==> job 1235: inputs <==
==> flow/design.v (excerpt) <==
module cam_pixel_labeler (
    input  logic        clk,
    input  logic        reset,
    input  logic        href,
    input  logic        vsync,
    input  logic [ 7:0] ov7670_data,
    output logic        we,
    output logic [16:0] wAddr,
    output logic [ 2:0] label_data,
    output logic        camera_dp_en,
    output logic        v_finish_camera,
    output logic [ 9:0] x_pixel_camera,
    output logic [ 9:0] y_pixel_camera
);
export LEC_CHECK = 0
export ABC_AREA = 1
export CAP_MARGIN = 20
export CELL_PAD_IN_SITES_GLOBAL_PLACEMENT = 3
export CORE_ASPECT_RATIO = 0.64
export CORE_MARGIN = 2
export CORE_UTILIZATION = 40
export CTS_CLUSTER_DIAMETER = 56
export GPL_ROUTABILITY_DRIVEN = 0
export HOLD_SLACK_MARGIN = 0.12
export MIN_ROUTING_LAYER = met1
export SLEW_MARGIN = 20
export TNS_END_PERCENT = 70
create_clock -name core_clock -period 222.0 [get_ports {clk}]
run.sh (not shown) runs the stock make flow with config.mk's settings and CLKGATE_MAP_FILE=.
==> inputs of job 5143, as changes to job 1235 <==
==> flow/config.mk (replaced) <==
export PLATFORM = sky130hd
export DESIGN_NAME = cam_pixel_labeler
export DESIGN_NICKNAME = cam_pixel_labeler
export VERILOG_FILES = /design/flow/design.v
export SDC_FILE = /design/flow/constraint.sdc
export NUM_CORES = 4
export LEC_CHECK = 0
export ABC_AREA = 1
export CAP_MARGIN = 20
export CORE_MARGIN = 2
export CORE_UTILIZATION = 60
export CTS_CLUSTER_DIAMETER = 92
export SLEW_MARGIN = 20
==> flow/constraint.sdc (replaced) <==
create_clock -name core_clock -period 86.2 [get_ports {clk}]
set_input_delay 17.2400 -clock core_clock [delete_from_list [all_inputs] [get_ports {clk}]]
set_output_delay 17.2400 -clock core_clock [all_outputs]
set_load 0.01 [all_outputs]
==> summary.txt <==
run results: status did not finish, last flow stage reached 3_1_place_gp_skip_io, first error [ERROR GPL-0301] Utilization 101.976 % exceeds 100%., netlist area before placement 26600 um^2, yosys-reported design area after synthesis 26600 um^2, Placeable Area 65700 um^2, width of the die 326 um, site row count 75, Die Y-Extent 210 um
the above is filed under job 1235

==> summary.txt <==
run results: status finished clean, site row count 77, netlist area before placement 26600 um^2, Placeable Area 44000 um^2, yosys-reported design area after synthesis 26600 um^2
the above is filed under job 5143


---

==> branch violet <==
==> flow/design.v <==
`timescale 1ns / 1ps
module OV7670_MemController (
    input  logic        clk,
    input  logic        reset,
    input  logic        href,
    input  logic        vsync,
    input  logic [ 7:0] ov7670_data,
    output logic        we,
    output logic [16:0] wAddr,
    output logic [15:0] wData,
    output logic        camera_dp_en,
    output logic        v_finish_camera,
    output logic [ 9:0] x_pixel_camera,
    output logic [ 9:0] y_pixel_camera
);
    logic [15:0] pixel_data;
    logic [ 9:0] h_counter;   
    logic [ 9:0] v_counter;   
    assign wAddr = v_counter * 320 + h_counter[9:1];
    assign wData = pixel_data;
    assign x_pixel_camera = h_counter / 2;
    assign y_pixel_camera = v_counter;
    assign camera_dp_en = ((x_pixel_camera < 320) && (y_pixel_camera < 240));
    always_ff @(posedge clk, posedge reset) begin
        if (reset) begin
            h_counter  <= 0;
            pixel_data <= 0;
            we         <= 1'b0;
        end else begin
            if (href) begin
                h_counter <= h_counter + 1;
                if (h_counter[0] == 0) begin
                    pixel_data[15:8] <= ov7670_data;
                    we               <= 1'b0;
                end else begin
                    pixel_data[7:0] <= ov7670_data;
                    we              <= 1'b1;
                end
            end else begin
                h_counter <= 0;
                we        <= 1'b0;
            end
        end
    end
    always_ff @(posedge clk, posedge reset) begin
        if (reset) begin
            v_counter <= 0;
        end else begin
            if (vsync) begin
                v_counter <= 0;
            end else begin
                if (h_counter == (320 * 2 - 1)) begin
                    v_counter <= v_counter + 1;
                end
            end
        end
    end
    logic v_sync_flag;
    always_ff @(posedge clk or posedge reset) begin
        if (reset) begin
            v_sync_flag <= 0;
            v_finish_camera <= 0;
        end else if (vsync) begin
            if (!v_sync_flag) begin
                v_sync_flag <= 1;
                v_finish_camera <= 1;
            end else begin
                v_finish_camera <= 0;
            end
        end else begin
            v_sync_flag <= 0;
            v_finish_camera <= 0;
        end
    end
endmodule
module negedge_detect (
    input  logic clk,
    input  logic reset,
    input  logic x,
    output logic o_tick
);
    logic tmp_reg;
    always_ff @(posedge clk or posedge reset) begin
        if (reset) begin
            tmp_reg <= 0;
        end else begin
            tmp_reg <= x;
        end
    end
    assign o_tick = (~x) & tmp_reg;
endmodule
`timescale 1ns / 1ps
module rgb_to_hsv (
    input  logic [4:0] r_data,
    input  logic [5:0] g_data,
    input  logic [4:0] b_data,
    output logic [1:0] r_g_decision,     
    output logic [7:0] s_data,
    output logic [7:0] v_data
);
    localparam GREEN_R_MAX_THRESHOLD = 120;
    localparam GREEN_G_MIN_THRESHOLD = 180;
    localparam GREEN_B_MAX_THRESHOLD = 120;
    localparam RED_R_MIN_THRESHOLD = 190;
    localparam RED_G_MAX_THRESHOLD = 100;
    localparam RED_B_MAX_THRESHOLD = 100;
    logic [7:0] r_8b;
    logic [7:0] g_8b;
    logic [7:0] b_8b;
    logic [7:0] max_val;
    logic [7:0] min_val;
    assign r_8b = {r_data, r_data[4:2]};
    assign g_8b = {g_data, g_data[5:4]};
    assign b_8b = {b_data, b_data[4:2]};
    always_comb begin
        if ((g_8b >= GREEN_G_MIN_THRESHOLD) && (r_8b <= GREEN_R_MAX_THRESHOLD) && (b_8b <= GREEN_B_MAX_THRESHOLD)) begin
            r_g_decision = 1;
        end
        else if ((r_8b >= RED_R_MIN_THRESHOLD) && (g_8b <= RED_G_MAX_THRESHOLD) && (b_8b <= RED_B_MAX_THRESHOLD)) begin
            r_g_decision = 0;
        end else begin
            r_g_decision = 2;
        end
    end
    find_max_val U_MAX_VAL (
        .x1 (r_8b),
        .x2 (g_8b),
        .x3 (b_8b),
        .max(max_val)
    );
    find_min_val U_MIN_VAL (
        .x1 (r_8b),
        .x2 (g_8b),
        .x3 (b_8b),
        .min(min_val)
    );
    assign v_data = max_val;
    always_comb begin
        if (!max_val) begin
            s_data = 0;
        end else begin
            s_data = ((max_val - min_val) * 255) / max_val;
        end
    end
endmodule
module find_max_val (
    input  logic [7:0] x1,
    input  logic [7:0] x2,
    input  logic [7:0] x3,
    output logic [7:0] max
);
    logic [7:0] temp_max;
    assign temp_max = (x1 > x2) ? x1 : x2;
    assign max = (temp_max > x3) ? temp_max : x3;
endmodule
module find_min_val (
    input  logic [7:0] x1,
    input  logic [7:0] x2,
    input  logic [7:0] x3,
    output logic [7:0] min
);
    logic [7:0] temp_min;
    assign temp_min = (x1 < x2) ? x1 : x2;
    assign min = (temp_min < x3) ? temp_min : x3;
endmodule
`timescale 1ns / 1ps
module Label_Gen (
    input  logic [7:0] s_data,
    input  logic [7:0] v_data,
    input  logic [1:0] r_g_decision,
    output logic [2:0] label_data
);
    localparam ROAD = 0;
    localparam WALK_ROAD = 1;
    localparam BACKGROUND = 2;
    localparam CAR = 3;
    localparam HUMAN = 4;
    localparam ROAD_V_THRESHOLD = 38;
    localparam ROAD_S_THRESHOLD = 77;
    localparam WALK_V_THRESHOLD = 179;
    localparam WALK_S_THRESHOLD = 51;
    always_comb begin
        if (r_g_decision == 0) begin
            label_data = CAR;
        end 
        else if (r_g_decision == 1) begin
            label_data = HUMAN;
        end 
        else if ((v_data >= WALK_V_THRESHOLD) && (s_data <= WALK_S_THRESHOLD)) begin
            label_data = WALK_ROAD;
        end
        else if((v_data <= ROAD_V_THRESHOLD) && (s_data <= ROAD_S_THRESHOLD)) begin
            label_data = ROAD;
        end 
        else begin
            label_data = BACKGROUND;
        end
    end
endmodule
`timescale 1ns / 1ps
module cam_pixel_labeler (
    input  logic        clk,
    input  logic        reset,
    input  logic        href,
    input  logic        vsync,
    input  logic [ 7:0] ov7670_data,
    output logic        we,
    output logic [16:0] wAddr,
    output logic [ 2:0] label_data,
    output logic        camera_dp_en,
    output logic        v_finish_camera,
    output logic [ 9:0] x_pixel_camera,
    output logic [ 9:0] y_pixel_camera
);
    logic [15:0] ov7670_wData;
    logic [ 1:0] r_g_decision;
    logic [ 7:0] s_data;
    logic [ 7:0] v_data;
    OV7670_MemController U_OV7670_MemController (
        .clk            (clk),
        .reset          (reset),
        .href           (href),
        .vsync          (vsync),
        .ov7670_data    (ov7670_data),
        .we             (we),
        .wAddr          (wAddr),
        .wData          (ov7670_wData),
        .camera_dp_en   (camera_dp_en),
        .v_finish_camera(v_finish_camera),
        .x_pixel_camera (x_pixel_camera),
        .y_pixel_camera (y_pixel_camera)
    );
    rgb_to_hsv U_rgb_to_hsv (
        .r_data      (ov7670_wData[15:11]),
        .g_data      (ov7670_wData[10:5]),
        .b_data      (ov7670_wData[4:0]),
        .s_data      (s_data),
        .v_data      (v_data),
        .r_g_decision(r_g_decision)
    );
    Label_Gen U_Label_Gen (
        .r_g_decision(r_g_decision),
        .s_data      (s_data),
        .v_data      (v_data),
        .label_data  (label_data)
    );
endmodule
==> flow/run.sh <==
#!/bin/bash
# the make line also repeats each setting of config.mk as NAME=value (left out here)
make -C /OpenROAD-flow-scripts/flow DESIGN_CONFIG=/design/flow/config.mk WORK_HOME=/design/flow/orfs CLKGATE_MAP_FILE= finish
==> flow/config.mk <==
export PLATFORM = sky130hd
export DESIGN_NAME = cam_pixel_labeler
export DESIGN_NICKNAME = cam_pixel_labeler
export VERILOG_FILES = /design/flow/design.v
export SDC_FILE = /design/flow/constraint.sdc
export NUM_CORES = 4
export LEC_CHECK = 0
export CAP_MARGIN = 20
export CORE_MARGIN = 2
export CORE_UTILIZATION = 72
export CTS_CLUSTER_DIAMETER = 224
export CTS_CLUSTER_SIZE = 77
export PLACE_DENSITY = 0.36
export SLEW_MARGIN = 20
==> flow/constraint.sdc <==
create_clock -name core_clock -period 103.0 [get_ports {clk}]
set_input_delay 20.6000 -clock core_clock [delete_from_list [all_inputs] [get_ports {clk}]]
set_output_delay 20.6000 -clock core_clock [all_outputs]
set_load 0.01 [all_outputs]
==> branch onyx (differences from branch violet) <==
- CORE_UTILIZATION: 72 -> 50
- CTS_CLUSTER_DIAMETER: 224 -> unset
- CTS_CLUSTER_SIZE: 77 -> unset
- PLACE_DENSITY: 0.36 -> unset
==> flow/constraint.sdc (replaced) <==
create_clock -name core_clock -period 73.0 [get_ports {clk}]
set_input_delay 14.6000 -clock core_clock [delete_from_list [all_inputs] [get_ports {clk}]]
set_output_delay 14.6000 -clock core_clock [all_outputs]
set_load 0.01 [all_outputs]
==> flow_summary.json <==
{
  "comb_share_pct": 79.8,
  "nMultiInputCombCells": 2897,
  "outcome": "failed layout checks",
  "first_global_vias": 26500,
  "setup_violations": 2,
  "die.size.y_um": 187,
  "floorplan.tapcells": 442,
  "core_region_area_um2": 32700,
  "dieWidth_um": 187,
  "checkFailReasons": "negative setup slack",
  "finalWorstSetupSlack_ns": -6.52,
  "dieArea_um2": 34800
}
the above is filed under branch violet

==> flow_summary.json <==
{
  "nMultiInputCombCells": 2894,
  "dieArea_um2": 49700,
  "checkFailReasons": "negative setup slack",
  "die.size.y_um": 223,
  "floorplan.tapcells": 615,
  "outcome": "failed layout checks",
  "dieWidth_um": 223,
  "finalWorstSetupSlack_ns": -19.59,
  "core_region_area_um2": 47500,
  "comb_share_pct": 61.7,
  "setup_violations": 2
}
the above is filed under branch onyx

